==> design/flow/design.v <==
module cgate(
        input   clk,
        input   enable,
        output  func_en
        );
        assign func_en  = (enable)? 1'b1:1'b0;
endmodule
module ctrl(
        input                   clk,
        input                   rst,
        input                   in_en,
        input      [2:0]        fn_sel,
        input                   out_en,
        output reg              busy,
        output reg              valid,
        output reg [3:0]        cnt_cycle,   
        output reg [2:0]        cnt_data   
        );
        parameter WAIT = 2'b00, IN_CAL = 2'b01, OUT = 2'b10;
        reg [1:0] cstate, nstate;
        always@(posedge clk, posedge rst)begin
                if(rst)
                        cnt_cycle <= 4'b0;
                else if(cstate == IN_CAL)
                        cnt_cycle <= cnt_cycle + 1;
        end
        always@(posedge clk, posedge rst)begin
                if(rst)
                        cnt_data <= 3'b0;
                else if(cnt_cycle == 4'd15)
                        cnt_data <= cnt_data + 1;
        end
        always@(posedge clk, posedge rst)begin
                if(rst)
                        cstate <= WAIT;
                else
                        cstate <= nstate;
        end
        always@*begin
                case(cstate)
                        WAIT:begin
                                nstate = IN_CAL;
                        end
                        IN_CAL:begin
                                case(fn_sel)
                                        3'b001, 3'b010, 3'b011:begin
                                                if((cnt_cycle == 4'd15)&&(cnt_data == 3'd7))
                                                        nstate = OUT;
                                                else if(cnt_cycle == 4'd15)
                                                        nstate = WAIT;
                                                else
                                                        nstate = IN_CAL;
                                        end
                                        default:begin 
                                                if(cnt_cycle == 4'd15)
                                                        nstate = WAIT;
                                                else
                                                        nstate = IN_CAL;
                                        end
                                endcase
                        end
                        OUT:
                                nstate = IN_CAL;
                        default:
                                nstate = WAIT;
                endcase
        end
        always@*begin   
                case(cstate)
                        WAIT:begin
                                busy = 1'b0;
                                valid = (out_en  && (fn_sel != 3'b111) && (fn_sel != 3'b110));
                        end
                        IN_CAL:begin
                                busy = (cnt_cycle == 4'd15);
                                if((fn_sel == 3'b111) || (fn_sel == 3'b110))
                                        valid = (out_en && (cnt_cycle == 4'd1));
                                else
                                        valid = out_en;
                        end
                        OUT:begin
                                busy = 1'b0;
                                valid = 1'b1;
                        end
                        default:begin
                                busy = 1'b0;
                                valid = 1'b0;
                        end
                endcase
        end
endmodule
module mux_out(
        input           outf4_en,
        input           outf5_en,
        input           outf6_en,
        input           outf7_en,
        input   [2:0]   fn_sel,
        output reg      out_en
        );
        always@*begin
                case(fn_sel)
                        3'b100:out_en = outf4_en;
                        3'b101:out_en = outf5_en;
                        3'b110:out_en = outf6_en;
                        3'b111:out_en = outf7_en;
                        default:out_en = 1'b0;
                endcase
        end
endmodule
module f1(
        input                   clk,
        input                   rst,
        input                   f1_en,
        input                   valid,
        input [127:0]           data,
        input [3:0]             cnt_cycle,
        input [2:0]             cnt_data,
        output reg[127:0]       out_f1
        );
        reg [127:0]     buff;
        always@(posedge clk, posedge rst)begin
                if(rst)
                        buff <= 128'b0;
                else if(f1_en && (cnt_cycle == 4'd15) && (cnt_data != 3'd0) && (data > buff))
                        buff <= data;
                else if(f1_en && (cnt_cycle == 4'd0) &&(cnt_data == 3'd0))   
                        buff <= 128'b0;
        end
        always@*begin
                if(f1_en)begin
                        if(valid)
                                out_f1 = (buff > data)? buff:data;
                        else
                                out_f1 = 128'b0;
                end
                else
                        out_f1 = 128'b0;
        end
endmodule        
module f2(
        input                   clk,
        input                   rst,
        input                   f2_en,
        input                   valid,
        input [127:0]           data,
        input [3:0]             cnt_cycle,
        input [2:0]             cnt_data,
        output reg[127:0]       out_f2
        );
        reg [127:0]     buff;
        always@(posedge clk, posedge rst)begin
                if(rst)
                        buff <= 128'hFFFF_FFFF_FFFF_FFFF_FFFF_FFFF_FFFF_FFFF;
                else if(f2_en && (cnt_cycle == 4'd15) && (cnt_data != 3'd0) && (data < buff))
                        buff <= data;
                else if(f2_en && (cnt_cycle == 4'd0) && (cnt_data == 3'd0))   
                        buff <= 128'hFFFF_FFFF_FFFF_FFFF_FFFF_FFFF_FFFF_FFFF;
        end
        always@*begin
                if(f2_en)begin
                        if(valid)
                                out_f2 = (buff < data)? buff:data;
                        else
                                out_f2 = 128'b0;
                end
                else
                        out_f2 = 128'b0;
        end
endmodule        
module f3(
        input                   clk,
        input                   rst,
        input                   f3_en,
        input                   valid,
        input [127:0]           data,
        input [3:0]             cnt_cycle,
        input [2:0]             cnt_data,
        output reg[127:0]       out_f3
        );
        reg [130:0]     buff;
        always@(posedge clk, posedge rst)begin
                if(rst)
                        buff <= 131'b0;
                else if(f3_en && (cnt_cycle == 4'd15) && (cnt_data != 3'd0))
                        buff <= buff + data;
                else if(f3_en && (cnt_cycle == 4'd0) &&(cnt_data == 3'd0))   
                        buff <= 131'b0;
        end
        always@*begin
                if(f3_en)begin
                        if(valid)
                                out_f3 = ((buff+data) >> 3);
                        else
                                out_f3 = 128'b0;
                end
                else
                        out_f3 = 128'b0;
        end
endmodule
module f4(
        input                   f4_en,
        input [127:0]           data,
        input [3:0]             cnt_cycle,
        output reg              outf4_en,
        output reg[127:0]       out_f4
        );
        parameter LOW  = 128'h6FFF_FFFF_FFFF_FFFF_FFFF_FFFF_FFFF_FFFF;
        parameter HIGH = 128'hAFFF_FFFF_FFFF_FFFF_FFFF_FFFF_FFFF_FFFF;
        always@*begin
                if(f4_en)begin
                        if((cnt_cycle == 4'd1) && (data > LOW) && (data < HIGH))
                                outf4_en = 1'b1;
                        else
                                outf4_en = 1'b0;
                end
                else
                        outf4_en = 1'b0;
        end
        always@*begin
                if(outf4_en)
                        out_f4 = data;
                else
                        out_f4 = 128'b0;
        end
endmodule
module f5(
        input                   f5_en,
        input [127:0]           data,
        input [3:0]             cnt_cycle,
        output reg              outf5_en,
        output reg[127:0]       out_f5
        );
        parameter LOW  = 128'h7FFF_FFFF_FFFF_FFFF_FFFF_FFFF_FFFF_FFFF;
        parameter HIGH = 128'hBFFF_FFFF_FFFF_FFFF_FFFF_FFFF_FFFF_FFFF;
        always@*begin
                if(f5_en)begin
                        if((cnt_cycle == 4'd1) && (data[15:0] != 16'd0) && ((data < LOW) || (data > HIGH)))
                                outf5_en = 1'b1;
                        else
                                outf5_en = 1'b0;
                end
                else
                        outf5_en = 1'b0;
        end
        always@*begin
                if(outf5_en)
                        out_f5 = data;
                else
                        out_f5 = 128'b0;
        end
endmodule
module f6(
        input                   clk,
        input                   rst,
        input                   f6_en,
        input [127:0]           data,
        input [3:0]             cnt_cycle,
        input [2:0]             cnt_data,
        output reg              outf6_en,
        output reg[127:0]       out_f6
        );
        reg [127:0]             buff, buff_pmax;
        reg                     flag;
        always@(posedge clk, posedge rst)begin
                if(rst)
                        buff <= 128'b0;
                else if(f6_en && (cnt_cycle == 4'd1) && (cnt_data != 3'd0) && (data > buff))
                        buff <= data;
                else if(f6_en && (cnt_cycle == 4'd0) && (cnt_data == 3'd0))   
                        buff <= data;
        end
        always@(posedge clk, posedge rst)begin
                if(rst)begin
                        buff_pmax <= 128'b0;
                        flag <= 1'b0;
                end
                else if(f6_en &&   (buff > buff_pmax))begin
                        buff_pmax <= buff;
                        flag <= 1'b1;
                end
                else if(f6_en && cnt_data == 3'd1)
                        flag <= 1'b0;
        end
        always@*begin
                if(f6_en)begin
                        if(flag && (cnt_data == 3'b0))
                                outf6_en = 1'b1;
                        else
                                outf6_en = 1'b0;
                end
                else
                        outf6_en = 1'b0;
        end
        always@*begin
                if(outf6_en)
                        out_f6 = buff_pmax;
                else
                        out_f6 = 128'b0;
        end
endmodule
module f7(
        input                   clk,
        input                   rst,
        input                   f7_en,
        input [127:0]           data,
        input [3:0]             cnt_cycle,
        input [2:0]             cnt_data,
        output reg              outf7_en,
        output reg[127:0]       out_f7
        );
        reg [127:0]             buff, buff_pmin;
        reg                     flag;
        always@(posedge clk, posedge rst)begin
                if(rst)
                        buff <= 128'hFFFF_FFFF_FFFF_FFFF_FFFF_FFFF_FFFF_FFFF;
                else if(f7_en && (cnt_cycle == 4'd15) && (cnt_data != 3'd0) && (data < buff) && (data != 128'b0))
                        buff <= data;
                else if(f7_en && (cnt_cycle == 4'd0) && (cnt_data == 3'd0) && (data != 128'b0))   
                        buff <= data;
        end
        always@(posedge clk, posedge rst)begin
                if(rst)begin
                        buff_pmin <= 128'hFFFF_FFFF_FFFF_FFFF_FFFF_FFFF_FFFF_FFFF;
                        flag <= 1'b0;
                end
                else if(f7_en &&  (buff < buff_pmin))begin
                        buff_pmin <= buff;
                        flag <= 1'b1;
                end
                else if(f7_en && cnt_data == 3'd1)
                        flag <= 1'b0;
        end
        always@*begin
                if(f7_en)begin
                        if(flag && (cnt_data == 3'd0))
                                outf7_en = 1'b1;
                        else
                                outf7_en = 1'b0;
                end
                else
                        outf7_en = 1'b0;
        end
        always@*begin
                if(outf7_en)
                        out_f7 = (data<buff_pmin)? data:buff_pmin;     
                else
                        out_f7 = 128'b0;
        end
endmodule
module proc(
        input                   clk,
        input                   f1_en,
        input                   f2_en,
        input                   f3_en,
        input                   f4_en,
        input                   f5_en,
        input                   f6_en,
        input                   f7_en,
        input                   rst,
        input                   in_en,
        input                   valid,
        input [7:0]             iot_in,
        input [2:0]             fn_sel,
        input [3:0]             cnt_cycle,
        input [2:0]             cnt_data,
        output                  out_en,
        output reg[127:0]       iot_out
        );
        integer i;
        wire [127:0]    out_f1, out_f2, out_f3, out_f4, out_f5, out_f6, out_f7;
        wire            outf4_en, outf5_en, outf6_en, outf7_en;
        reg  [127:0]    mem;
        reg  [7:0]      buf_in[14:0];
        f1 max(.clk(clk),
               .rst(rst),
               .f1_en(f1_en),
               .data(mem),
               .valid(valid),
               .cnt_cycle(cnt_cycle),
               .cnt_data(cnt_data),
               .out_f1(out_f1)
               );
        f2 min(.clk(clk),
               .rst(rst),
               .f2_en(f2_en),
               .data(mem),
               .valid(valid),
               .cnt_cycle(cnt_cycle),
               .cnt_data(cnt_data),
               .out_f2(out_f2)
               );
        f3 avg(.clk(clk),
               .rst(rst),
               .f3_en(f3_en),
               .valid(valid),
               .data(mem),
               .cnt_cycle(cnt_cycle),
               .cnt_data(cnt_data),
               .out_f3(out_f3)
               );
       f4 ext(.f4_en(f4_en),
               .data(mem),
               .cnt_cycle(cnt_cycle),
               .outf4_en(outf4_en),
               .out_f4(out_f4)
               );
        f5 exc(.f5_en(f5_en),
               .data(mem),
               .cnt_cycle(cnt_cycle),
               .outf5_en(outf5_en),
               .out_f5(out_f5)
               );
        f6 p_max(.clk(clk),
                 .rst(rst),
                 .f6_en(f6_en),
                 .data(mem),
                 .cnt_cycle(cnt_cycle),
                 .cnt_data(cnt_data),
                 .outf6_en(outf6_en),
                 .out_f6(out_f6)
                 );
        f7 p_min(.clk(clk),
                 .rst(rst),
                 .f7_en(f7_en),
                 .data(mem),
                 .cnt_cycle(cnt_cycle),
                 .cnt_data(cnt_data),
                 .outf7_en(outf7_en),
                 .out_f7(out_f7)
                 );
       mux_out mux_out(.outf4_en(outf4_en),
                        .outf5_en(outf5_en),
                        .outf6_en(outf6_en),
                        .outf7_en(outf7_en),
                        .fn_sel(fn_sel),
                        .out_en(out_en)
                        );
        always@(posedge clk, posedge rst)begin
                if(rst)begin
                        mem <= 128'b0;
                        for(i = 0; i < 15; i = i + 1)
                                buf_in[i] <= 8'b0;
                end
                else if(cnt_cycle == 4'd15)
                        mem <= {buf_in[0],  buf_in[1],  buf_in[2],   buf_in[3], buf_in[4], buf_in[5],
                                buf_in[6],  buf_in[7],  buf_in[8],   buf_in[9], buf_in[10], buf_in[11],
                                buf_in[12], buf_in[13], buf_in[14],  iot_in};
                else if(in_en)begin
                        buf_in[cnt_cycle] <= iot_in;
                end
        end
        always@*begin
                case(fn_sel)
                        3'b001:iot_out = out_f1;
                        3'b010:iot_out = out_f2;
                        3'b011:iot_out = out_f3;
                        3'b100:iot_out = out_f4;
                        3'b101:iot_out = out_f5;
                        3'b110:iot_out = out_f6;
                        3'b111:iot_out = out_f7;
                        default: iot_out = 128'd0;
                endcase
        end
endmodule
module IOTDF( clk, rst, in_en, iot_in, fn_sel, busy, valid, iot_out);
        input          clk;
        input          rst;
        input          in_en;
        input  [7:0]   iot_in;
        input  [2:0]   fn_sel;
        output         busy;
        output         valid;
        output [127:0] iot_out;
        wire [3:0] cnt_cycle;
        wire [2:0] cnt_data;
        wire out_en;
        wire f1_en, f2_en, f3_en, f4_en, f5_en, f6_en, f7_en;
        ctrl ctrl0(.clk(clk),
                   .rst(rst),
                   .in_en(in_en),
                   .fn_sel(fn_sel),
                   .out_en(out_en),
                   .busy(busy),
                   .valid(valid),
                   .cnt_cycle(cnt_cycle),
                   .cnt_data(cnt_data)
                   );
        proc proc0(.clk(clk),
                   .f1_en(f1_en),
                   .f2_en(f2_en),
                   .f3_en(f3_en),
                   .f4_en(f4_en),
                   .f5_en(f5_en),
                   .f6_en(f6_en),
                   .f7_en(f7_en),
                   .rst(rst),
                   .valid(valid),
                   .in_en(in_en),
                   .iot_in(iot_in),
                   .fn_sel(fn_sel),
                   .cnt_cycle(cnt_cycle),
                   .cnt_data(cnt_data),
                   .out_en(out_en),
                   .iot_out(iot_out)
                   );
        cgate cg_f1(.clk(clk),
                    .enable(fn_sel == 3'b001),
                    .func_en(f1_en)
                    );
        cgate cg_f2(.clk(clk),
                    .enable(fn_sel == 3'b010),
                    .func_en(f2_en)
                    );
        cgate cg_f3(.clk(clk),
                    .enable(fn_sel == 3'b011),
                    .func_en(f3_en)
                    );
        cgate cg_f4(.clk(clk),
                    .enable(fn_sel == 3'b100),
                    .func_en(f4_en)
                    );
        cgate cg_f5(.clk(clk),
                    .enable(fn_sel == 3'b101),
                    .func_en(f5_en)
                    );
        cgate cg_f6(.clk(clk),
                    .enable(fn_sel == 3'b110),
                    .func_en(f6_en)
                    );
        cgate cg_f7(.clk(clk),
                    .enable(fn_sel == 3'b111),
                    .func_en(f7_en)
                    );
endmodule
==> design/flow/run.sh <==
#!/bin/bash
# the make line also repeats each setting of config.mk as NAME=value (left out here)
make -C /OpenROAD-flow-scripts/flow DESIGN_CONFIG=/design/flow/config.mk WORK_HOME=/design/flow/orfs CLKGATE_MAP_FILE= finish
==> design/flow/config.mk <==
export PLATFORM = sky130hd
export DESIGN_NAME = IOTDF
export DESIGN_NICKNAME = IOTDF
export VERILOG_FILES = /design/flow/design.v
export SDC_FILE = /design/flow/constraint.sdc
export NUM_CORES = 4
export LEC_CHECK = 0
export ABC_AREA = 0
export CAP_MARGIN = 20
export CORE_MARGIN = 2
export CORE_UTILIZATION = 40
export CTS_CLUSTER_DIAMETER = 99
export CTS_CLUSTER_SIZE = 24
export GPL_ROUTABILITY_DRIVEN = 0
export GPL_TIMING_DRIVEN = 0
export HOLD_SLACK_MARGIN = 0.08
export MAX_ROUTING_LAYER = met4
export MIN_ROUTING_LAYER = met2
export PLACE_DENSITY_LB_ADDON = 0.06
export SETUP_SLACK_MARGIN = 3.87
export SLEW_MARGIN = 20
==> design/flow/constraint.sdc <==
create_clock -name core_clock -period 16.2 [get_ports {clk}]
set_input_delay 3.2400 -clock core_clock [delete_from_list [all_inputs] [get_ports {clk}]]
set_output_delay 3.2400 -clock core_clock [all_outputs]
set_load 0.01 [all_outputs]
==> impl_metrics.tcl, run 1 <==
# collected from the flow reports
set metrics [dict create \
    port_buffers 142 \
    clock_sinks 1159 \
    initial_core_util_pct 40.3 \
    yosys_cells 8328 \
    ff_type "dfrtp_1" \
    top_cell_area_share_pct 24.0 \
    synthCells 8328 \
    hpwlAfterDp_um 285000 \
    top_cell "ha_1" \
    overflow 6 \
    cts_buffers 71 \
    largest_area_cell "dfrtp_1" \
    netlist_area_um2 80600 \
    grt_usage_pct 62.4 \
    placed_cells 11203 \
    avgSynthCellArea_um2 9.68 \
    synth.logic.top_family "AND-OR/OR-AND gates" \
    ys_area_um2 80600 \
    synth-seq-cells 1159 \
    haltStage "global routing (5_1_grt)" \
    synth-adder-area-share_pct 16.0 \
    ios 144 \
    edf_count 0 \
    dieArea_um2 205000 \
    error_line "[ERROR GRT-0116] Global routing finished with congestion. Check the congestion regions in the DRC Viewer." \
    fp_nets 9372 \
    run_status "did not finish" \
    die_width_um 453 \
    synth-compound-area-share_pct 19.4 \
    yosys-top-cells-count "1029 x ha_1, 841 x inv_1, 774 x dfrtp_1" \
    htreeDepth 3 \
    design.core.area_um2 200000 \
    yosysUniqueCellTypes 118 \
    die_h_um 453 \
    synth-warning-count 11 \
    async_reset_ff_share_pct 100 \
    root_buffer "clkbuf_16" \
    clk_path_buf_depth 3 \
    xor_share_pct 1.39 \
    ys_sh_mux_pct 11.1 \
    post_cts_buffers 0 \
    ys_seq_share_pct 36.6 \
    rows 164 \
    topCellsByArea "dfrtp_1 24%, ha_1 16%, dfstp_2 13%" \
    simple_gate_share_pct 9.45 \
]
[timing repair]
item,in CTS
setup endpoints to repair,58
gates cloned,0
gates resized,7
hold buffers,0
[metrics by stage]
stage	cell area (um2)	setup slack [ns]	util, %
4_1_cts	89500	3.94	44.7
3_3_place_gp	85400	-11.79	42.7
2_1_floorplan	80700	-2.73	-
3_5_place_dp	87000	3.07	43.5
[routing by layer]
layer  global-route usage [%]  overflow
met5                        -         -
met4                     35.6         0
met3                     75.4         6
met2                     64.9         0
met1                        -         -
==> run 2: changes to the inputs <==
- ABC_AREA: 0 -> default
- CAP_MARGIN: 20 -> 40
- CORE_UTILIZATION: 40 -> 70
- CTS_CLUSTER_DIAMETER: 99 -> 88
- CTS_CLUSTER_SIZE: 24 -> 49
- GPL_ROUTABILITY_DRIVEN: 0 -> default
- GPL_TIMING_DRIVEN: 0 -> default
- HOLD_SLACK_MARGIN: 0.08 -> default
- MAX_ROUTING_LAYER: met4 -> default
- MIN_ROUTING_LAYER: met2 -> default
- PLACE_DENSITY_LB_ADDON: 0.06 -> 0.0
- SETUP_SLACK_MARGIN: 3.87 -> default
- clock period: 16.2 -> 5.04 ns (I/O delays scaled with it)
==> impl_metrics.tcl, run 2 <==
# collected from the flow reports
set metrics [dict create \
    run_status "did not finish" \
    haltStage "global routing (5_1_grt)" \
    error_line "[ERROR GRT-0232] Routing congestion too high. Check the congestion heatmap in the GUI." \
    hpwlAfterDp_um 246000 \
    ff_type "dfrtp_1" \
    edf_count 0 \
    initial_core_util_pct 70.5 \
    overflow 927 \
    synth.logic.top_family "AND-OR/OR-AND gates" \
    placed_area_um2 96700 \
    ios 144 \
    ys_area_um2 80600 \
    die_width_um 343 \
    fp_nets 9372 \
    avgSynthCellArea_um2 9.68 \
    top_cell_area_share_pct 24.0 \
    die_h_um 343 \
    port_buffers 143 \
    topCellsByArea "dfrtp_1 24%, ha_1 16%, dfstp_2 13%" \
    yosysUniqueCellTypes 118 \
    clk_path_buf_depth 3 \
    simple_gate_share_pct 9.45 \
    root_buffer "clkbuf_16" \
    cts_buffers 49 \
    netlist_area_um2 80600 \
    synth-adder-area-share_pct 16.0 \
    ys_sh_mux_pct 11.1 \
    dieArea_um2 118000 \
    largest_area_cell "dfrtp_1" \
    ys_seq_share_pct 36.6 \
    clock_sinks 1159 \
    grt_usage_pct 89.3 \
    synth-compound-area-share_pct 19.4 \
    xor_share_pct 1.39 \
    htreeDepth 2 \
    synthCells 8328 \
    top_cell "ha_1" \
    synth-warning-count 11 \
    synth-seq-cells 1159 \
    yosys-top-cells-count "1029 x ha_1, 841 x inv_1, 774 x dfrtp_1" \
    design.core.area_um2 114000 \
    rows 124 \
    gp_congestion 1.12 \
    yosys_cells 8328 \
    async_reset_ff_share_pct 100 \
]
## run 2: through the flow
| step | setup slack [ns] | cells |
|---|---|---|
| after CTS | -0.933 | 11653 |
| after detailed placement | -0.992 | 11373 |
| after global placement | -0.761 | 11359 |
| after floorplan | -11.66 | 8328 |
## run 2: timing repair
action	CTS
setup endpoints to repair	141
hold buffers	0
pin swaps	239
buffers inserted	203
cloned	26
resized	1163
## run 2: per-layer routing
layer  overflow  track usage, %
met3         84            80.9
met4        290            90.9
met5         11            60.4
met2        464            99.3
met1         78            88.2
==> run 3: changes to the inputs <==
- CAP_MARGIN: 40 -> 20
- CORE_UTILIZATION: 70 -> 40
- CTS_CLUSTER_DIAMETER: 88 -> default
- CTS_CLUSTER_SIZE: 49 -> 64
- GPL_ROUTABILITY_DRIVEN: default -> 0
- GPL_TIMING_DRIVEN: default -> 0
- HOLD_SLACK_MARGIN: default -> 0.08
- MAX_ROUTING_LAYER: default -> met4
- PLACE_DENSITY_LB_ADDON: 0.0 -> 0.06
- SETUP_SLACK_MARGIN: default -> 4.35
- clock period: 5.04 -> 16.2 ns (I/O delays scaled with it)
==> impl_metrics.tcl, run 3 <==
# place-and-route summary
set metrics [dict create \
    cp.arrival_ns 8.77 \
    reg2reg_from "proc0.mem[126]" \
    grtUsageMet2_pct 51.3 \
    tightest_slew_ns 1.26 \
    dieArea_um2 205000 \
    cts_hold_buf 0 \
    vias 71563 \
    p_leak_nw 44.8 \
    p_seq_w 0.00390 \
    xor_share_pct 1.39 \
    async_reset_ff_share_pct 100 \
    totalWireLength_um 364000 \
    finalSetupTns_ns 0 \
    via_per_inst 6.22 \
    fin_area_um2 92200 \
    power_leader "combinational logic" \
    grt_usage_pct 35.8 \
    top_cell "ha_1" \
    synthCells 8328 \
    ir_drop_uv 121 \
    crit_cells 13 \
    hp-start "proc0.avg.buff[28]" \
    power.switching_w 0.00454 \
    synth-compound-area-share_pct 19.4 \
    skew_ns 0.0375 \
    max-cap-violations 0 \
    swShare_pct 39.5 \
    slew_headroom_pct 15.2 \
    drtAntennaViolNets 0 \
    r2r_setup_slack_ns 8.97 \
    design.core.area_um2 200000 \
    grt_max_degree 35 \
    drt_pass1_iterations 11 \
    cts_buffers 147 \
    simple_gate_share_pct 9.45 \
    ys_seq_share_pct 36.6 \
    clkPwrFrac_pct 30.3 \
    wl_per_cell_um 31.6 \
    grt_antenna_before_repair 28 \
    synth-seq-cells 1159 \
    placed_area_um2 87000 \
    min_period_over_period_pct 74.1 \
    p_per_area_nw_per_um2 125 \
    htreeDepth 4 \
    port_buffers 142 \
    synth-warning-count 11 \
    syn2layout_area_growth_pct 14.4 \
    run_status "no timing/DRC/antenna violations" \
    synth.logic.top_family "AND-OR/OR-AND gates" \
    path_class "primary input to output pin" \
    clock_power_w 0.00349 \
    edf_count 0 \
    grt.met3_usage_pct 7.03 \
    cts_tree "yes" \
    yosys_cells 8328 \
    clkTransAtPathRegs_ns 0.06 \
    grtUsageMet1_pct 48.4 \
    slowest_stage "clkbuf_2" \
    die_h_um 453 \
    slowest_delay_ns 0.72 \
    end_kind "output pin" \
    initial_core_util_pct 40.3 \
    topCellsByArea "dfrtp_1 24%, ha_1 16%, dfstp_2 13%" \
    final-hold-violation-count 0 \
    pg_comb_w 0.00410 \
    ys_area_um2 80600 \
    fmax_ghz 0.0833 \
    crit_fanout 10 \
    hpwlAfterDp_um 285000 \
    largest_area_cell "dfrtp_1" \
    worstRegToRegCells 15 \
    crit_start "fn_sel[2]" \
    netlist_area_um2 80600 \
    r2r-end "proc0.max.buff[72]" \
    final_cells 11508 \
    comb_power_share_pct 35.7 \
    min_path_type "register to register" \
    clock_latency_ns 0.84 \
    warnings 33 \
    rows 164 \
    clk_path_buf_depth 3 \
    nets 9745 \
    hold_depth 2 \
    grt_pass1_wl_um 512000 \
    placed_cells 11203 \
    cp-start-kind "primary input" \
    fp_nets 9372 \
    whs_endpoint "proc0.avg.buff[28]" \
    first_iter_violations 8396 \
    remaining_drc_errors 0 \
    rsz0062_at_grt "no" \
    crit_path_end "iot_out[9]" \
    crit_family "buffers and inverters" \
    clock_sinks 1159 \
    yosysUniqueCellTypes 118 \
    power_frac_seq_pct 34.0 \
    crit_chain "clkdlybuf4s50_1 -> clkbuf_1 -> nand2_1 -> nor2_2 -> nand3_4 -> a31oi_1 -> nor3_4 -> inv_2 -> clkbuf_2 -> clkbuf_2 -> o21ai_0 -> nand2_1 -> clkdlybuf4s50_1" \
    synth-adder-area-share_pct 16.0 \
    grt_pass1_vias 68318 \
    avgSynthCellArea_um2 9.68 \
    top_cell_area_share_pct 24.0 \
    root_buffer "clkbuf_16" \
    fillers 19092 \
    busiest_layer "met2" \
    final-setup-viol-count 0 \
    critPathBufInv 6 \
    ff_type "dfrtp_1" \
    yosys-top-cells-count "1029 x ha_1, 841 x inv_1, 774 x dfrtp_1" \
    ios 144 \
    ys_sh_mux_pct 11.1 \
    overflow 0 \
    intPower_w 0.00695 \
    cp_data_required_time_ns 12.96 \
    maxSlewViolCount 0 \
    fin_crit_ns 12.01 \
    die_width_um 453 \
]
[run 3: area by class of cell]
class,count,area (um2),share of cell area (%)
Buffer,387,1860,2.02
Clock buffer,229,4470,4.84
Clock inverter,46,539,0.585
Multi-Input combinational cell,5940,46400,50.3
Timing Repair Buffer,224,2890,3.14
Antenna cell,25,62.6,0.0678
Tap cell,2656,3320,3.60
Inverter,842,3160,3.43
Sequential cell,1159,29500,32.0
[run 3: routing by layer]
| layer | wire length (um) | up-vias |
|---|---|---|
| met1 | 159000 | 36205 |
| met5 | 0 | - |
| met2 | 155000 | 3317 |
| met4 | 18700 | 0 |
| li1 | - | 31389 |
| met3 | 31100 | 652 |
[run 3: timing repair]
action,4_1_cts,5_1_grt
setup buffers,0,2
endpoints found under the setup margin,128,7
gates resized,14,3
pin swaps,0,1
[run 3: stage by stage]
step                      setup slack, ns  power [W]  utilization [%]  hold WS (ns)
after CTS                            4.36     0.0115             46.0         0.489
final                                4.19     0.0115             46.1         0.493
after global placement             -11.79    0.00785             42.7         0.469
after floorplan                     -2.73    0.00623                -         0.454
after detailed placement             3.07    0.00795             43.5         0.475
after global routing                 4.39     0.0120             46.1         0.507
==> run 4: changes to the inputs <==
- CTS_CLUSTER_SIZE: 64 -> default
- GPL_ROUTABILITY_DRIVEN: 0 -> default
- GPL_TIMING_DRIVEN: 0 -> default
- HOLD_SLACK_MARGIN: 0.08 -> default
- MAX_ROUTING_LAYER: met4 -> default
- PLACE_DENSITY_LB_ADDON: 0.06 -> default
- SETUP_SLACK_MARGIN: 4.35 -> -0.49
- clock period: 16.2 -> 9.32 ns (I/O delays scaled with it)
==> impl_metrics.tcl, run 4 <==
# place-and-route summary
set metrics [dict create \
    grt_pass1_vias 68840 \
    max-cap-violations 0 \
    drt_pass1_iterations 10 \
    slowest_stage "and3_1" \
    critPathBufInv 2 \
    syn2layout_area_growth_pct 12.4 \
    final-setup-viol-count 0 \
    crit_family "AND-OR/OR-AND gates" \
    rsz0062_at_grt "no" \
    hold_depth 2 \
    pg_comb_w 0.00699 \
    totalWireLength_um 315000 \
    edf_count 0 \
    clk_path_buf_depth 3 \
    cts_buffers 143 \
    worst_slack_ns 0.261 \
    power_frac_seq_pct 33.9 \
    warnings 48 \
    fin_area_um2 90600 \
    grt_antenna_before_repair 27 \
    logic_area_um2 46400 \
    final-hold-violation-count 0 \
    comb_power_share_pct 36.0 \
    cp.arrival_ns 7.20 \
    p_seq_w 0.00658 \
    top_cell_area_share_pct 24.0 \
    placed_cells 10964 \
    htreeDepth 4 \
    min_path_type "register to register" \
    min_period_over_period_pct 97.2 \
    topCellsByArea "dfrtp_1 24%, ha_1 16%, dfstp_2 13%" \
    clock_power_w 0.00583 \
    p_leak_nw 44.1 \
    dieArea_um2 205000 \
    power.switching_w 0.00745 \
    xor_share_pct 1.39 \
    top_cell "ha_1" \
    avgSynthCellArea_um2 9.68 \
    grt_usage_pct 30.2 \
    design.core.area_um2 200000 \
    clock_latency_ns 0.84 \
    power_leader "combinational logic" \
    gp_congestion 0.994 \
    r2r_setup_slack_ns 2.57 \
    nets 9499 \
    wl_per_cell_um 28.1 \
    pre_cts_slack_ns 1.11 \
    skew_ns 0.0500 \
    synthCells 8328 \
    cts_resized 0 \
    ios 144 \
    remaining_drc_errors 0 \
    fillers 18882 \
    clkPwrFrac_pct 30.0 \
    ys_seq_share_pct 36.6 \
    maxSlewViolCount 0 \
    simple_gate_share_pct 9.45 \
    crit_chain "buf_4 -> ha_1 -> a21o_1 -> a21o_1 -> a211oi_1 -> o21ai_0 -> a211oi_1 -> nor2_1 -> nor3_2 -> and3_1 -> a22oi_1 -> o21ai_1 -> a221oi_1 -> o21ai_0 -> clkdlybuf4s50_1" \
    post_cts_buffers 0 \
    fin_crit_ns 9.06 \
    worstRegToRegCells 15 \
    end_kind "output pin" \
    synth.logic.top_family "AND-OR/OR-AND gates" \
    synth-adder-area-share_pct 16.0 \
    clkTransAtPathRegs_ns 0.06 \
    fp_nets 9372 \
    yosys-top-cells-count "1029 x ha_1, 841 x inv_1, 774 x dfrtp_1" \
    placed_area_um2 85700 \
    grt_max_degree 166 \
    rows 164 \
    via_per_inst 6.17 \
    intPower_w 0.0119 \
    cts_hold_buf 0 \
    grt_pass1_wl_um 465000 \
    swShare_pct 38.4 \
    ys_area_um2 80600 \
    reg2reg_from "proc0.mem[65]" \
    async_reset_ff_share_pct 100 \
    slowest_delay_ns 1.02 \
    hpwlAfterDp_um 233000 \
    port_buffers 143 \
    vias 69377 \
    first_iter_violations 7368 \
    hp-start "proc0.avg.buff[99]" \
    p_per_area_nw_per_um2 214 \
    cp_data_required_time_ns 7.46 \
    r2r-end "proc0.max.buff[98]" \
    yosysUniqueCellTypes 118 \
    crit_path_end "iot_out[127]" \
    crit_fanout 10 \
    crit_start "proc0.mem[65]" \
    ir_drop_uv 294 \
    drtAntennaViolNets 0 \
    crit_cells 15 \
    yosys_cells 8328 \
    root_buffer "clkbuf_16" \
    cp-start-kind "register" \
    ys_sh_mux_pct 11.1 \
    overflow 0 \
    synth-warning-count 11 \
    die_h_um 453 \
    tightest_slew_ns 1.29 \
    path_class "register to output pin" \
    synth-compound-area-share_pct 19.4 \
    cts_tree "yes" \
    die_width_um 453 \
    synth-seq-cells 1159 \
    netlist_area_um2 80600 \
    run_status "no timing/DRC/antenna violations" \
    fmax_ghz 0.110 \
    initial_core_util_pct 40.3 \
    slew_headroom_pct 13.3 \
    largest_area_cell "dfrtp_1" \
    final_cells 11238 \
    regArea_um2 29500 \
    whs_endpoint "proc0.avg.buff[99]" \
    ff_type "dfrtp_1" \
    clock_sinks 1159 \
]
==> run 4: final cells by class <==
cell class              instances  area share, %
clock inverters                58          0.741
repair buffers                369           3.73
well taps                    2656           3.67
multi-input cells            5940           51.2
diodes                          6         0.0166
clock buffers                 208           4.59
flip-flops and latches       1159           32.5
inverters                     842           3.49
==> run 4: layer usage <==
layer | GRT usage, % | share of wire [%]
met3 | 4.96 | 7.7
met2 | 46.6 | 44
met1 | 41.2 | 43
met4 | 13.7 | 5.0
met5 | 0 | 0.041
==> run 4: through the flow <==
stage / setup TNS, ns / power (W) / hold slack [ns] / util [%]
floorplan: -7803.42 / 0.0108 / 0.454 / -
global placement: 0 / 0.0133 / 0.469 / 42.8
detailed placement: 0 / 0.0135 / 0.479 / 42.8
CTS: 0 / 0.0194 / 0.485 / 45.3
global route: 0 / 0.0204 / 0.498 / 45.3
finish: 0 / 0.0194 / 0.490 / 45.3
==> run 5: changes to the inputs <==
- CAP_MARGIN: 20 -> 5
- CORE_UTILIZATION: 40 -> 72
- CTS_CLUSTER_DIAMETER: default -> 89
- PLACE_DENSITY: default -> 0.63
- SETUP_SLACK_MARGIN: -0.49 -> -0.34
- clock period: 9.32 -> 5.18 ns (I/O delays scaled with it)
==> impl_metrics.tcl, run 5 <==
# collected from the flow reports
set metrics [dict create \
    run_status "did not finish" \
    haltStage "global routing (5_1_grt)" \
    error_line "[ERROR GRT-0232] Routing congestion too high. Check the congestion heatmap in the GUI." \
    synth-compound-area-share_pct 19.4 \
    avgSynthCellArea_um2 9.68 \
    rows 122 \
    topCellsByArea "dfrtp_1 24%, ha_1 16%, dfstp_2 13%" \
    yosys-top-cells-count "1029 x ha_1, 841 x inv_1, 774 x dfrtp_1" \
    port_buffers 143 \
    die_h_um 339 \
    simple_gate_share_pct 9.45 \
    die_width_um 339 \
    dieArea_um2 115000 \
    grt_usage_pct 85.8 \
    largest_area_cell "dfrtp_1" \
    ys_seq_share_pct 36.6 \
    synth-adder-area-share_pct 16.0 \
    overflow 449 \
    clock_sinks 1159 \
    gp_congestion 1.11 \
    ff_type "dfrtp_1" \
    placed_area_um2 94300 \
    top_cell_area_share_pct 24.0 \
    top_cell "ha_1" \
    yosysUniqueCellTypes 118 \
    fp_nets 9372 \
    ys_area_um2 80600 \
    clk_path_buf_depth 3 \
    synth.logic.top_family "AND-OR/OR-AND gates" \
    pre_cts_slack_ns -0.875 \
    hpwlAfterDp_um 243000 \
    htreeDepth 4 \
    cts_hold_buf 0 \
    yosys_cells 8328 \
    async_reset_ff_share_pct 100 \
    ios 144 \
    ys_sh_mux_pct 11.1 \
    initial_core_util_pct 72.8 \
    synthCells 8328 \
    synth-seq-cells 1159 \
    xor_share_pct 1.39 \
    netlist_area_um2 80600 \
    synth-warning-count 11 \
    placed_cells 11053 \
    root_buffer "clkbuf_16" \
    cts_buffers 133 \
    design.core.area_um2 111000 \
    edf_count 0 \
]
==> run 5: timing repair <==
| action | CTS |
|---|---|
| buffers inserted | 20 |
| gates cloned | 7 |
| pin swaps | 67 |
| setup endpoints to repair | 129 |
| resized | 333 |
==> run 5: per-stage QoR <==
stage	hold slack (ns)	util [%]
CTS	0.493	90.2
detailed placement	0.476	85.1
global placement	0.467	85.1
floorplan	0.454	-
==> run 5: routing by layer <==
| metal | track usage (%) | GRT overflow |
|---|---|---|
| met5 | 54.8 | 7 |
| met4 | 81.7 | 140 |
| met3 | 77.8 | 63 |
| met2 | 96.1 | 196 |
| met1 | 86.6 | 43 |
==> run 6: changes to the inputs <==
- CAP_MARGIN: 5 -> 20
- CORE_UTILIZATION: 72 -> 40
- CTS_CLUSTER_DIAMETER: 89 -> default
- PLACE_DENSITY: 0.63 -> default
- SETUP_SLACK_MARGIN: -0.34 -> default
- clock period: 5.18 -> 10.0 ns (I/O delays scaled with it)
==> impl_metrics.tcl, run 6 <==
# place-and-route summary
set metrics [dict create \
    run_status "no timing/DRC/antenna violations" \
    worst_slack_ns 0.718 \
    skew_ns 0.0300 \
    ff_type "dfrtp_1" \
    async_reset_ff_share_pct 100 \
    cp.arrival_ns 7.28 \
    whs_endpoint "proc0.mem[108]" \
    die_h_um 453 \
    r2r_setup_slack_ns 3.34 \
    avgSynthCellArea_um2 9.68 \
    xor_share_pct 1.39 \
    ys_sh_mux_pct 11.1 \
    cp-start-kind "register" \
    ios 144 \
    reg2reg_from "proc0.mem[1]" \
    top_cell_area_share_pct 24.0 \
    power_frac_seq_pct 34.6 \
    clkPwrFrac_pct 29.8 \
    topCellsByArea "dfrtp_1 24%, ha_1 16%, dfstp_2 13%" \
    synth-compound-area-share_pct 19.4 \
    timing.critical_path.mode_cell "buf_4" \
    r2r-end "proc0.p_min.buff[38]" \
    cts_tree "yes" \
    max-cap-violations 0 \
    yosys_cells 8328 \
    hpwlAfterDp_um 228000 \
    hold_depth 1 \
    wl_per_cell_um 27.6 \
    slowest_delay_ns 0.78 \
    tightest_slew_ns 1.31 \
    yosys-top-cells-count "1029 x ha_1, 841 x inv_1, 774 x dfrtp_1" \
    maxSlewViolCount 0 \
    pg_comb_w 0.00637 \
    p_leak_nw 43.9 \
    top_cell "ha_1" \
    drt_pass1_iterations 10 \
    clkTransAtPathRegs_ns 0.06 \
    slew_headroom_pct 11.9 \
    logic_area_um2 46400 \
    synth-seq-cells 1159 \
    initial_core_util_pct 40.3 \
    grt_antenna_before_repair 14 \
    totalWireLength_um 309000 \
    remaining_drc_errors 0 \
    fin_crit_ns 9.28 \
    comb_power_share_pct 35.6 \
    clk_path_buf_depth 3 \
    fp_nets 9372 \
    critPathBufInv 7 \
    rows 164 \
    worstRegToRegCells 15 \
    grt_usage_pct 29.5 \
    via_per_inst 6.17 \
    swShare_pct 38.5 \
    min_path_type "register to register" \
    power_leader "combinational logic" \
    crit_cells 19 \
    synth-warning-count 11 \
    die_width_um 453 \
    nets 9461 \
    clock_sinks 1159 \
    overflow 0 \
    crit_start "proc0.mem[127]" \
    crit_fanout 36 \
    design.core.area_um2 200000 \
    port_buffers 143 \
    p_per_area_nw_per_um2 198 \
    ys_seq_share_pct 36.6 \
    yosysUniqueCellTypes 118 \
    crit_chain "inv_1 -> ha_1 -> nand4_1 -> nor2_1 -> nand3_1 -> nor4_1 -> buf_4 -> nand4_1 -> buf_4 -> a41oi_1 -> buf_4 -> nor3_4 -> buf_12 -> buf_12 -> a21oi_1 -> o22ai_1 -> a211oi_1 -> o21ai_0 -> clkdlybuf4s50_1" \
    synth.logic.top_family "AND-OR/OR-AND gates" \
    fmax_ghz 0.108 \
    clock_power_w 0.00534 \
    root_buffer "clkbuf_16" \
    edf_count 0 \
    ir_drop_uv 149 \
    drtAntennaViolNets 0 \
    end_kind "output pin" \
    crit_family "buffers and inverters" \
    slowest_stage "dfrtp_1" \
    cts_buffers 138 \
    largest_area_cell "dfrtp_1" \
    cp_data_required_time_ns 8.00 \
    cts_hold_buf 0 \
    min_period_over_period_pct 92.8 \
    p_seq_w 0.00619 \
    synth-adder-area-share_pct 16.0 \
    ys_area_um2 80600 \
    hp-start "proc0.buf_in[2][4]" \
    fillers 18858 \
    simple_gate_share_pct 9.45 \
    final-hold-violation-count 0 \
    power.switching_w 0.00689 \
    post_cts_buffers 0 \
    first_iter_violations 7291 \
    grt_max_degree 170 \
    grt_pass1_vias 68338 \
    syn2layout_area_growth_pct 11.8 \
    crit_path_end "iot_out[98]" \
    synthCells 8328 \
    htreeDepth 4 \
    clock_latency_ns 0.83 \
    vias 69087 \
    dieArea_um2 205000 \
    finalSetupTns_ns 0 \
    final-setup-viol-count 0 \
    grt_pass1_wl_um 456000 \
    gp_congestion 1.00 \
    path_class "register to output pin" \
    rsz0062_at_grt "no" \
    netlist_area_um2 80600 \
    intPower_w 0.0110 \
    warnings 54 \
    cts_resized 0 \
    pre_cts_slack_ns 1.30 \
    regArea_um2 29500 \
]
==> run 6: final cells by class <==
| class | instances | share of cell area [%] |
|---|---|---|
| diodes | 6 | 0.0167 |
| clock buffers | 196 | 4.40 |
| clock inverters | 61 | 0.794 |
| inverters | 842 | 3.51 |
| multi-input cells | 5940 | 51.5 |
| flip-flops and latches | 1159 | 32.7 |
| well taps | 2656 | 3.69 |
| repair buffers | 336 | 3.42 |
==> run 6: routing by layer <==
layer | vias to the layer above | wire (um) | part of all wire, % | global-route usage [%]
li1 | 30786 | - | - | -
met1 | 34612 | 130000 | 42 | 39.5
met2 | 2999 | 137000 | 44 | 45.6
met3 | 678 | 25300 | 8.2 | 5.64
met4 | 12 | 16100 | 5.2 | 14.2
met5 | - | 91 | 0.029 | 0
==> run 6: through the flow <==
| step | hold WS [ns] | cell area [um2] | util [%] | instances | power, W |
|---|---|---|---|---|---|
| floorplan | 0.454 | 80700 | - | 8328 | 0.0101 |
| global placement | 0.466 | 85400 | 42.7 | 10929 | 0.0123 |
| detailed placement | 0.475 | 85400 | 42.7 | 10931 | 0.0125 |
| CTS | 0.488 | 90100 | 45.0 | 11188 | 0.0179 |
| global route | 0.498 | 90200 | 45.1 | 11194 | 0.0188 |
| finish | 0.490 | 90200 | 45.1 | 11196 | 0.0179 |
==> run 7: changes to the inputs <==
- CAP_MARGIN: 20 -> 5
- CORE_UTILIZATION: 40 -> 70
- CTS_CLUSTER_DIAMETER: default -> 95
- SETUP_SLACK_MARGIN: default -> -0.34
- clock period: 10.0 -> 5.49 ns (I/O delays scaled with it)
==> impl_metrics.tcl, run 7 <==
# collected from the flow reports
set metrics [dict create \
    rows 124 \
    cts_buffers 131 \
    initial_core_util_pct 70.5 \
    yosys-top-cells-count "1029 x ha_1, 841 x inv_1, 774 x dfrtp_1" \
    port_buffers 143 \
    synth.logic.top_family "AND-OR/OR-AND gates" \
    synthCells 8328 \
    htreeDepth 4 \
    async_reset_ff_share_pct 100 \
    synth-adder-area-share_pct 16.0 \
    top_cell_area_share_pct 24.0 \
    root_buffer "clkbuf_16" \
    avgSynthCellArea_um2 9.68 \
    clock_sinks 1159 \
    hpwlAfterDp_um 237000 \
    yosysUniqueCellTypes 118 \
    gp_congestion 1.07 \
    ios 144 \
    netlist_area_um2 80600 \
    ff_type "dfrtp_1" \
    fp_nets 9372 \
    ys_area_um2 80600 \
    edf_count 0 \
    synth-warning-count 11 \
    haltStage "global routing (5_1_grt)" \
    design.core.area_um2 114000 \
    topCellsByArea "dfrtp_1 24%, ha_1 16%, dfstp_2 13%" \
    ys_seq_share_pct 36.6 \
    synth-seq-cells 1159 \
    run_status "did not finish" \
    die_h_um 343 \
    yosys_cells 8328 \
    simple_gate_share_pct 9.45 \
    pre_cts_slack_ns -1.02 \
    clk_path_buf_depth 3 \
    die_width_um 343 \
    largest_area_cell "dfrtp_1" \
    synth-compound-area-share_pct 19.4 \
    xor_share_pct 1.39 \
    ys_sh_mux_pct 11.1 \
    top_cell "ha_1" \
    dieArea_um2 118000 \
]
## run 7: repair_timing
action                     CTS
cloned                      14
buffers inserted           154
hold buffers                 0
pin swaps                  223
setup endpoints to repair  128
resized                    929
## run 7: metrics by stage
step,area (um2),std cells
CTS,99400,11126
detailed placement,92200,10785
global placement,92200,10784
floorplan,80700,8328
==> run 8: changes to the inputs <==
- CAP_MARGIN: 5 -> 30
- CELL_PAD_IN_SITES_GLOBAL_PLACEMENT: default -> 0
- CORE_UTILIZATION: 70 -> 36
- CTS_CLUSTER_DIAMETER: 95 -> 79
- GPL_ROUTABILITY_DRIVEN: default -> 0
- MAX_ROUTING_LAYER: default -> met4
- PLACE_DENSITY_LB_ADDON: default -> 0.27
- SETUP_SLACK_MARGIN: -0.34 -> 0.41
- clock period: 5.49 -> 7.64 ns (I/O delays scaled with it)
==> impl_metrics.tcl, run 8 <==
# place-and-route summary
set metrics [dict create \
    run_status "no timing/DRC/antenna violations" \
    ys_sh_mux_pct 11.1 \
    crit_cells 17 \
    port_buffers 143 \
    final-setup-viol-count 0 \
    clkPwrFrac_pct 29.1 \
    slowest_delay_ns 0.62 \
    synth-compound-area-share_pct 19.4 \
    die_h_um 477 \
    synth.logic.top_family "AND-OR/OR-AND gates" \
    cp_data_required_time_ns 6.11 \
    yosys-top-cells-count "1029 x ha_1, 841 x inv_1, 774 x dfrtp_1" \
    warnings 53 \
    path_class "register to output pin" \
    clock_sinks 1159 \
    dieArea_um2 228000 \
    clk_path_buf_depth 3 \
    htreeDepth 4 \
    power.switching_w 0.00914 \
    synth-warning-count 11 \
    maxSlewViolCount 0 \
    top_cell "ha_1" \
    power_leader "combinational logic" \
    simple_gate_share_pct 9.45 \
    avgSynthCellArea_um2 9.68 \
    comb_power_share_pct 36.8 \
    min_path_type "register to register" \
    hpwlAfterDp_um 232000 \
    ir_drop_uv 356 \
    hp-start "proc0.buf_in[9][2]" \
    yosysUniqueCellTypes 118 \
    clkTransAtPathRegs_ns 0.07 \
    crit_fanout 55 \
    worstRegToRegCells 17 \
    slowest_stage "or4_4" \
    top_cell_area_share_pct 24.0 \
    topCellsByArea "dfrtp_1 24%, ha_1 16%, dfstp_2 13%" \
    fin_crit_ns 7.24 \
    r2r-end "proc0.p_max.buff[14]" \
    final-hold-violation-count 0 \
    fmax_ghz 0.138 \
    root_buffer "clkbuf_16" \
    drtAntennaViolNets 0 \
    design.core.area_um2 223000 \
    crit_start "proc0.p_min.buff_pmin[37]" \
    wl_per_cell_um 26.9 \
    ys_area_um2 80600 \
    rows 173 \
    clock_power_w 0.00690 \
    grt_max_degree 177 \
    cts_tree "yes" \
    crit_family "AND-OR/OR-AND gates" \
    ff_type "dfrtp_1" \
    cp-start-kind "register" \
    hold_slack_ns 0.481 \
    pg_comb_w 0.00871 \
    skew_ns 0.0461 \
    tightest_slew_ns 1.13 \
    largest_area_cell "dfrtp_1" \
    synthCells 8328 \
    p_per_area_nw_per_um2 251 \
    slew_headroom_pct 24.6 \
    final_util_pct 42.4 \
    grt_pass1_wl_um 462000 \
    clock_latency_ns 0.85 \
    min_period_over_period_pct 94.7 \
    p_seq_w 0.00807 \
    grt_antenna_before_repair 20 \
    nets 9734 \
    async_reset_ff_share_pct 100 \
    rsz0062_at_grt "yes" \
    ys_seq_share_pct 36.6 \
    netlist_area_um2 80600 \
    p_leak_nw 46.1 \
    initial_core_util_pct 36.2 \
    overflow 0 \
    syn2layout_area_growth_pct 16.9 \
    cts_buffers 141 \
    regArea_um2 29500 \
    r2r_setup_slack_ns 1.42 \
    edf_count 0 \
    power_frac_seq_pct 34.1 \
    crit_path_end "iot_out[98]" \
    final_cells 11792 \
    intPower_w 0.0145 \
    xor_share_pct 1.39 \
    hold_depth 1 \
    cp.arrival_ns 5.71 \
    fp_nets 9372 \
    swShare_pct 38.6 \
    totalWireLength_um 318000 \
    reg2reg_from "proc0.mem[127]" \
    via_per_inst 5.99 \
    max-cap-violations 0 \
    synth-adder-area-share_pct 16.0 \
    logic_area_um2 47300 \
    synth-seq-cells 1159 \
    ios 144 \
    first_iter_violations 7592 \
    yosys_cells 8328 \
    grt_usage_pct 27.6 \
    critPathBufInv 4 \
    die_width_um 477 \
    placed_cells 11433 \
    whs_endpoint "proc0.mem[50]" \
    end_kind "output pin" \
    remaining_drc_errors 0 \
    grt_pass1_vias 68501 \
    vias 70613 \
    drt_pass1_iterations 9 \
    fillers 21559 \
    crit_chain "inv_1 -> ha_1 -> nand4_1 -> nor2_1 -> a2111oi_4 -> a2111oi_4 -> or4_4 -> a21boi_4 -> o2111ai_1 -> o21a_2 -> buf_4 -> nor2_4 -> nor2_4 -> buf_12 -> a222oi_1 -> o21ai_0 -> clkdlybuf4s50_1" \
]
[run 8: through the flow]
| step | setup TNS [ns] | area, um2 | total power [W] | worst slack [ns] |
|---|---|---|---|---|
| after floorplan | -9361.12 | 80700 | 0.0132 | -9.58 |
| after global placement | 0 | 87400 | 0.0163 | 0.0390 |
| after detailed placement | 0 | 87400 | 0.0165 | 0.0174 |
| after CTS | 0 | 93000 | 0.0235 | 0.378 |
| after global routing | 0 | 94300 | 0.0248 | 0.337 |
| final | 0 | 94300 | 0.0237 | 0.404 |
[run 8: cell type report]
cell class	count	share of cell area [%]
clock buffer	205	4.33
antenna	11	0.0292
sequential	1159	31.3
timing repair buffer	605	6.14
inverter	842	3.38
tap	2975	3.95
clock inverter	54	0.615
multi-input combinational	5941	50.2
[run 8: routing by layer]
layer  part of all wire, %  vias to the layer above  GRT usage [%]
met3                   8.9                      645           5.08
li1                      -                    31348              -
met2                    43                     3269           40.3
met4                   4.7                        0           11.5
met1                    43                    35351           37.3
met5                     0                        -              -
[run 8: what timing repair did]
item	4_1_cts	5_1_grt
buffers inserted	35	37
gates cloned	6	7
hold buffers	0	0
pin swaps	26	56
gates resized	165	199
setup endpoints to repair	128	125
endpoints found under the hold margin	0	0
==> run 9: changes to the inputs <==
- CAP_MARGIN: 30 -> 5
- CELL_PAD_IN_SITES_GLOBAL_PLACEMENT: 0 -> default
- CORE_UTILIZATION: 36 -> 65
- CTS_CLUSTER_DIAMETER: 79 -> default
- CTS_CLUSTER_SIZE: default -> 76
- GPL_ROUTABILITY_DRIVEN: 0 -> default
- MAX_ROUTING_LAYER: met4 -> default
- PLACE_DENSITY_LB_ADDON: 0.27 -> 0.0
- SETUP_SLACK_MARGIN: 0.41 -> 1.53
- clock period: 7.64 -> 5.18 ns (I/O delays scaled with it)
==> impl_metrics.tcl, run 9 <==
# place-and-route summary
set metrics [dict create \
    critPathBufInv 8 \
    dieArea_um2 127000 \
    worst_slack_ns -1.50 \
    timing.critical_path.mode_cell "buf_4" \
    crit_path_end "iot_out[94]" \
    max-cap-violations 0 \
    skew_ns 0.0314 \
    final-hold-violation-count 0 \
    first_iter_violations 14882 \
    power_leader "combinational logic" \
    end_kind "output pin" \
    synth-seq-cells 1159 \
    synth-adder-area-share_pct 16.0 \
    topCellsByArea "dfrtp_1 24%, ha_1 16%, dfstp_2 13%" \
    ff_type "dfrtp_1" \
    netlist_area_um2 80600 \
    maxSlewViolCount 0 \
    p_per_area_nw_per_um2 377 \
    clock_sinks 1159 \
    vias 86191 \
    via_per_inst 7.26 \
    hpwlAfterDp_um 241000 \
    crit_fanout 9 \
    die_width_um 356 \
    final_cells 11869 \
    grt_pass1_wl_um 514000 \
    pre_cts_slack_ns -1.18 \
    async_reset_ff_share_pct 100 \
    totalWireLength_um 376000 \
    worstRegToRegCells 20 \
    yosys_cells 8328 \
    grt_usage_pct 53.7 \
    top_cell_area_share_pct 24.0 \
    ys_seq_share_pct 36.6 \
    synth.logic.top_family "AND-OR/OR-AND gates" \
    finalPower_w 0.0402 \
    initial_core_util_pct 65.3 \
    path_class "register to output pin" \
    swShare_pct 39.7 \
    clock_power_w 0.0106 \
    drtAntennaViolNets 0 \
    cp-start-kind "register" \
    crit_chain "ha_1 -> nand4_1 -> buf_4 -> inv_1 -> a21oi_1 -> o211ai_1 -> o21ai_1 -> buf_4 -> o211ai_1 -> buf_4 -> nor3_4 -> buf_6 -> buf_12 -> buf_12 -> mux2i_1 -> o22ai_1 -> a22oi_2 -> nand2_1 -> buf_2" \
    crit_family "AND-OR/OR-AND gates" \
    avgSynthCellArea_um2 9.68 \
    cts_buffers 135 \
    fmax_ghz 0.150 \
    edf_count 0 \
    final-setup-viol-count 128 \
    ys_sh_mux_pct 11.1 \
    power_frac_seq_pct 29.7 \
    ir_drop_uv 835 \
    run_status "finished with violations" \
    grt_max_degree 136 \
    port_buffers 143 \
    fin_crit_ns 6.68 \
    synth-compound-area-share_pct 19.4 \
    simple_gate_share_pct 9.45 \
    clk_path_buf_depth 3 \
    slowest_stage "o211ai_1" \
    clock_latency_ns 0.86 \
    cp_data_required_time_ns 4.14 \
    r2r_setup_slack_ns 0.01 \
    clkPwrFrac_pct 26.2 \
    grt_pass1_vias 83800 \
    xor_share_pct 1.39 \
    top_cell "ha_1" \
    hp-start "proc0.avg.buff[40]" \
    comb_power_share_pct 44.1 \
    rsz0062_at_grt "yes" \
    syn2layout_area_growth_pct 32.3 \
    failed_checks "negative setup slack" \
    intPower_w 0.0243 \
    cts_hold_buf 0 \
    crit_cells 19 \
    rows 129 \
    synthCells 8328 \
    p_seq_w 0.0119 \
    grt_antenna_before_repair 26 \
    synth-warning-count 11 \
    slew_headroom_pct 11.9 \
    warnings 40 \
    crit_start "proc0.mem[107]" \
    p_leak_nw 53.9 \
    yosysUniqueCellTypes 118 \
    slowest_delay_ns 0.78 \
    r2r-end "proc0.min.buff[63]" \
    ios 144 \
    gp_congestion 1.09 \
    yosys-top-cells-count "1029 x ha_1, 841 x inv_1, 774 x dfrtp_1" \
    tightest_slew_ns 1.31 \
    drt_pass1_iterations 15 \
    remaining_drc_errors 0 \
    whs_endpoint "proc0.avg.buff[40]" \
    placed_cells 11331 \
    fp_nets 9372 \
    nets 11142 \
    min_path_type "register to register" \
    power.switching_w 0.0160 \
    ys_area_um2 80600 \
    clkTransAtPathRegs_ns 0.07 \
    pg_comb_w 0.0177 \
    cp.arrival_ns 5.65 \
    root_buffer "clkbuf_16" \
    reg2reg_from "proc0.mem[43]" \
    design.core.area_um2 123000 \
    largest_area_cell "dfrtp_1" \
    overflow 0 \
    min_period_over_period_pct 129 \
    cts_tree "yes" \
    finalSetupTns_ns -143.77 \
    die_h_um 356 \
    htreeDepth 4 \
    hold_depth 2 \
    wl_per_cell_um 31.7 \
]
## run 9: layout make-up
| cell class | count | area, um2 |
|---|---|---|
| multi-input combinational | 5940 | 49500 |
| sequential | 1159 | 29500 |
| timing repair buffer | 2020 | 17700 |
| fill | 6091 | 16800 |
| clock buffer | 186 | 3920 |
| inverter | 842 | 3170 |
| tap | 1637 | 2050 |
| clock inverter | 64 | 820 |
| antenna | 21 | 52.6 |
## run 9: routing by layer
layer / share of wire [%] / vias up / wire (um) / track usage (%)
li1: - / 34206 / - / -
met3: 16 / 3054 / 59500 / 19.8
met5: 0.082 / - / 309 / 0.259
met2: 40 / 8129 / 152000 / 78.8
met4: 11 / 32 / 40500 / 42.5
met1: 33 / 40770 / 124000 / 63.6
## run 9: what timing repair did
item | in CTS | in global routing
setup buffers | 156 | 74
pin swaps | 230 | 144
gates resized | 1083 | 363
setup endpoints to repair | 960 | 969
endpoints found under the hold margin | 0 | 0
gates cloned | 28 | 9
## run 9: through the flow
step           cell area (um2)  utilization [%]  hold slack [ns]
2_1_floorplan            80700                -            0.454
3_3_place_gp             95600             77.4            0.467
3_5_place_dp             95600             77.5            0.474
4_1_cts                 104000             84.3            0.487
5_1_grt                 107000             86.4            0.501
6_report                107000             86.4            0.488
==> run 10: changes to the inputs <==
- CAP_MARGIN: 5 -> 20
- CORE_UTILIZATION: 65 -> 61
- CTS_CLUSTER_SIZE: 76 -> default
- PLACE_DENSITY_LB_ADDON: 0.0 -> default
- SETUP_SLACK_MARGIN: 1.53 -> 0.99
- clock period: 5.18 -> 5.78 ns (I/O delays scaled with it)
==> impl_metrics.tcl, run 10 <==
# place-and-route summary
set metrics [dict create \
    netlist_area_um2 80600 \
    rows 133 \
    r2r_setup_slack_ns 0.87 \
    fp_nets 9372 \
    worst_slack_ns -0.747 \
    ys_seq_share_pct 36.6 \
    yosys_cells 8328 \
    pg_comb_w 0.0135 \
    crit_family "buffers and inverters" \
    top_cell "ha_1" \
    grt.met3_usage_pct 14.2 \
    cts_tree "yes" \
    final-setup-viol-count 128 \
    power.switching_w 0.0130 \
    run_status "finished with violations" \
    grt_pass1_wl_um 483000 \
    end_kind "output pin" \
    ios 144 \
    drt_pass1_iterations 10 \
    cp.arrival_ns 5.37 \
    failed_checks "negative setup slack" \
    finalPower_w 0.0332 \
    path_class "register to output pin" \
    pre_cts_slack_ns -0.700 \
    largest_area_cell "dfrtp_1" \
    dieArea_um2 135000 \
    drtAntennaViolNets 0 \
    wl_per_cell_um 29.7 \
    ys_sh_mux_pct 11.1 \
    rsz0062_at_grt "yes" \
    synth-compound-area-share_pct 19.4 \
    top_cell_area_share_pct 24.0 \
    slowest_delay_ns 0.39 \
    fmax_ghz 0.153 \
    remaining_drc_errors 0 \
    critPathBufInv 11 \
    hpwlAfterDp_um 238000 \
    grt_antenna_before_repair 27 \
    synth-warning-count 11 \
    clkPwrFrac_pct 27.1 \
    synth-adder-area-share_pct 16.0 \
    p_seq_w 0.0107 \
    yosys-top-cells-count "1029 x ha_1, 841 x inv_1, 774 x dfrtp_1" \
    ir_drop_uv 458 \
    yosysUniqueCellTypes 118 \
    ff_type "dfrtp_1" \
    totalWireLength_um 333000 \
    xor_share_pct 1.39 \
    overflow 0 \
    die_h_um 368 \
    vias 77583 \
    synth.logic.top_family "AND-OR/OR-AND gates" \
    via_per_inst 6.91 \
    clock_sinks 1159 \
    port_buffers 143 \
    intPower_w 0.0202 \
    synthCells 8328 \
    crit_start "proc0.mem[127]" \
    slowest_stage "dfrtp_1" \
    max-cap-violations 0 \
    clkTransAtPathRegs_ns 0.06 \
    final_util_pct 76.4 \
    ys_area_um2 80600 \
    crit_cells 22 \
    maxSlewViolCount 0 \
    clk_path_buf_depth 3 \
    nets 10375 \
    syn2layout_area_growth_pct 24.4 \
    reg2reg_from "proc0.mem[98]" \
    swShare_pct 39.1 \
    crit_chain "buf_4 -> buf_4 -> ha_1 -> nand4_1 -> nor3_4 -> and3_1 -> nand2_1 -> nor3_1 -> buf_4 -> a311oi_2 -> nand3_1 -> buf_12 -> o31ai_4 -> buf_6 -> buf_6 -> buf_12 -> buf_12 -> buf_12 -> buf_6 -> a222oi_1 -> o21ai_1 -> buf_2" \
    first_iter_violations 10706 \
    crit_fanout 8 \
    clock_latency_ns 0.82 \
    gp_congestion 1.04 \
    busiest_layer "met2" \
    whs_endpoint "proc0.avg.buff[18]" \
    min_period_over_period_pct 113 \
    grt_max_degree 158 \
    grt_pass1_vias 75524 \
    skew_ns 0.0371 \
    placed_area_um2 90200 \
    root_buffer "clkbuf_16" \
    hp-start "proc0.avg.buff[18]" \
    die_width_um 368 \
    worstRegToRegCells 22 \
    r2r-end "proc0.min.buff[68]" \
    comb_power_share_pct 40.7 \
    min_path_type "register to register" \
    power_frac_seq_pct 32.3 \
    slew_headroom_pct 19.2 \
    tightest_slew_ns 1.20 \
    topCellsByArea "dfrtp_1 24%, ha_1 16%, dfstp_2 13%" \
    cp_data_required_time_ns 4.62 \
    cts_buffers 137 \
    placed_cells 10713 \
    p_per_area_nw_per_um2 331 \
    hold_depth 1 \
    grtUsageMet2_pct 70.0 \
    synth-seq-cells 1159 \
    edf_count 0 \
    grtUsageMet1_pct 61.2 \
    power_leader "combinational logic" \
    timing.critical_path.mode_cell "buf_12" \
    p_leak_nw 49.8 \
    crit_path_end "iot_out[99]" \
    cp-start-kind "register" \
    simple_gate_share_pct 9.45 \
    clock_power_w 0.00899 \
    htreeDepth 4 \
    warnings 45 \
    fin_area_um2 100000 \
    final-hold-violation-count 0 \
    grt_usage_pct 47.3 \
    async_reset_ff_share_pct 100 \
    final_cells 11220 \
    cts_hold_buf 0 \
    initial_core_util_pct 61.4 \
    design.core.area_um2 131000 \
    fin_crit_ns 6.53 \
    avgSynthCellArea_um2 9.68 \
]
==> run 10: repair_timing <==
| action | CTS | global route |
|---|---|---|
| buffers inserted | 139 | 70 |
| gates resized | 1105 | 284 |
| endpoints found under the hold margin | 0 | 0 |
| setup endpoints to repair | 858 | 757 |
| pin swaps | 240 | 186 |
| cloned | 16 | 9 |
==> run 10: metrics by stage <==
stage | hold slack [ns] | setup TNS (ns)
final | 0.498 | -69.88
after global placement | 0.467 | -44.40
after floorplan | 0.454 | -
after detailed placement | 0.480 | -55.67
after CTS | 0.494 | -41.12
after global routing | 0.507 | -76.40
==> run 10: metal layers <==
metal / wire [um] / share of wire, %
met5: 193 / 0.058
met4: 24400 / 7.3
met3: 41400 / 12
met2: 142000 / 43
met1: 125000 / 38
==> run 10: final cells by class <==
| type | instances | area, um2 |
|---|---|---|
| antenna | 18 | 45.0 |
| multi-input combinational | 5940 | 49100 |
| fill | 8668 | 31000 |
| clock buffer | 206 | 3900 |
| sequential | 1159 | 29500 |
| inverter | 842 | 3180 |
| tap | 1755 | 2200 |
| clock inverter | 49 | 618 |
| timing repair buffer | 1251 | 11800 |
==> run 11: changes to the inputs <==
- CAP_MARGIN: 20 -> 5
- CORE_UTILIZATION: 61 -> 65
- SETUP_SLACK_MARGIN: 0.99 -> -0.34
- clock period: 5.78 -> 5.18 ns (I/O delays scaled with it)
==> impl_metrics.tcl, run 11 <==
# place-and-route summary
set metrics [dict create \
    finalPower_w 0.0382 \
    first_iter_violations 12319 \
    synth-seq-cells 1159 \
    fmax_ghz 0.160 \
    run_status "finished with violations" \
    skew_ns 0.0238 \
    vias 82194 \
    grt_antenna_before_repair 38 \
    rsz0062_at_grt "yes" \
    die_h_um 356 \
    yosys-top-cells-count "1029 x ha_1, 841 x inv_1, 774 x dfrtp_1" \
    drtAntennaViolNets 0 \
    whs_endpoint "proc0.avg.buff[30]" \
    fp_nets 9372 \
    clkPwrFrac_pct 27.6 \
    final-setup-viol-count 349 \
    worst_slack_ns -1.05 \
    remaining_drc_errors 0 \
    r2r_setup_slack_ns -0.25 \
    comb_power_share_pct 41.4 \
    end_kind "output pin" \
    netlist_area_um2 80600 \
    power_frac_seq_pct 31.0 \
    power.switching_w 0.0146 \
    grt_max_degree 119 \
    simple_gate_share_pct 9.45 \
    min_period_over_period_pct 120 \
    intPower_w 0.0236 \
    grt_pass1_wl_um 502000 \
    p_seq_w 0.0119 \
    gp_congestion 1.08 \
    path_class "register to output pin" \
    cts_tree "yes" \
    p_per_area_nw_per_um2 370 \
    edf_count 0 \
    finalSetupTns_ns -137.45 \
    r2r-end "proc0.p_max.buff[62]" \
    synth.logic.top_family "AND-OR/OR-AND gates" \
    crit_family "simple AND/OR/NAND/NOR gates" \
    die_width_um 356 \
    cp-start-kind "register" \
    ys_sh_mux_pct 11.1 \
    ir_drop_uv 1120 \
    synth-warning-count 11 \
    p_leak_nw 52.7 \
    cp.arrival_ns 5.20 \
    warnings 50 \
    ys_area_um2 80600 \
    power_leader "combinational logic" \
    via_per_inst 6.98 \
    initial_core_util_pct 65.3 \
    pg_comb_w 0.0158 \
    largest_area_cell "dfrtp_1" \
    ys_seq_share_pct 36.6 \
    failed_checks "negative setup slack" \
    ff_type "dfrtp_1" \
    root_buffer "clkbuf_16" \
    top_cell "ha_1" \
    reg2reg_from "proc0.mem[9]" \
    hpwlAfterDp_um 243000 \
    clkTransAtPathRegs_ns 0.06 \
    ios 144 \
    swShare_pct 38.3 \
    final-hold-violation-count 0 \
    max-cap-violations 0 \
    crit_path_end "iot_out[52]" \
    avgSynthCellArea_um2 9.68 \
    yosysUniqueCellTypes 118 \
    crit_cells 19 \
    rows 129 \
    worstRegToRegCells 20 \
    design.core.area_um2 123000 \
    clock_power_w 0.0106 \
    clock_sinks 1159 \
    hold_depth 2 \
    min_path_type "register to register" \
    crit_chain "inv_1 -> ha_4 -> nand4_1 -> nor4_4 -> inv_1 -> nor4_2 -> buf_4 -> nand4_1 -> buf_6 -> a41oi_4 -> nor3_4 -> buf_6 -> nor2b_4 -> buf_12 -> a22oi_1 -> nor2_1 -> a221o_1 -> a221o_1 -> buf_2" \
    crit_start "proc0.mem[102]" \
    fin_crit_ns 6.23 \
    totalWireLength_um 344000 \
    port_buffers 143 \
    overflow 0 \
    maxSlewViolCount 0 \
    slowest_delay_ns 0.48 \
    wl_per_cell_um 29.2 \
    syn2layout_area_growth_pct 28.2 \
    cp_data_required_time_ns 4.14 \
    htreeDepth 4 \
    synth-adder-area-share_pct 16.0 \
    slowest_stage "nor4_4" \
    clock_latency_ns 0.80 \
    grt_pass1_vias 81721 \
    cts_buffers 135 \
    clk_path_buf_depth 3 \
    crit_fanout 13 \
    top_cell_area_share_pct 24.0 \
    yosys_cells 8328 \
    grt_usage_pct 52.3 \
    tightest_slew_ns 1.21 \
    synthCells 8328 \
    synth-compound-area-share_pct 19.4 \
    drt_pass1_iterations 14 \
]
==> run 11: per-layer routing <==
layer | routed length [um] | vias up | GRT usage, %
li1 | - | 34003 | -
met3 | 49400 | 2130 | 19.6
met2 | 142000 | 6637 | 76.3
met5 | 284 | - | 0.111
met4 | 31600 | 36 | 38.2
met1 | 120000 | 39388 | 63.4
==> run 11: timing repair <==
action / CTS / global route
hold endpoints to repair: 0 / 0
pin swaps: 128 / 125
setup endpoints to repair: 128 / 128
gates cloned: 8 / 1
hold buffers: 0 / 0
setup buffers: 89 / 46
resized: 655 / 315
==> run 11: area by class of cell <==
cell class	instances	area (um2)
Sequential cell	1159	29500
Antenna cell	40	100
Tap cell	1637	2050
Clock inverter	47	714
Inverter	842	3160
Multi-Input combinational cell	5940	48000
Fill cell	6889	20100
Timing Repair Buffer	1915	15700
Clock buffer	204	4090
==> run 11: per-stage QoR <==
| stage | area [um2] | utilization [%] | hold slack (ns) |
|---|---|---|---|
| final | 103000 | 83.8 | 0.488 |
| after global routing | 103000 | 83.7 | 0.513 |
| after CTS | 103000 | 83.1 | 0.489 |
| after detailed placement | 95900 | 77.7 | 0.475 |
| after global placement | 95900 | 77.6 | 0.466 |
| after floorplan | 80700 | - | 0.454 |
Power figures rest on the tool's default switching activity, not on a simulated workload.
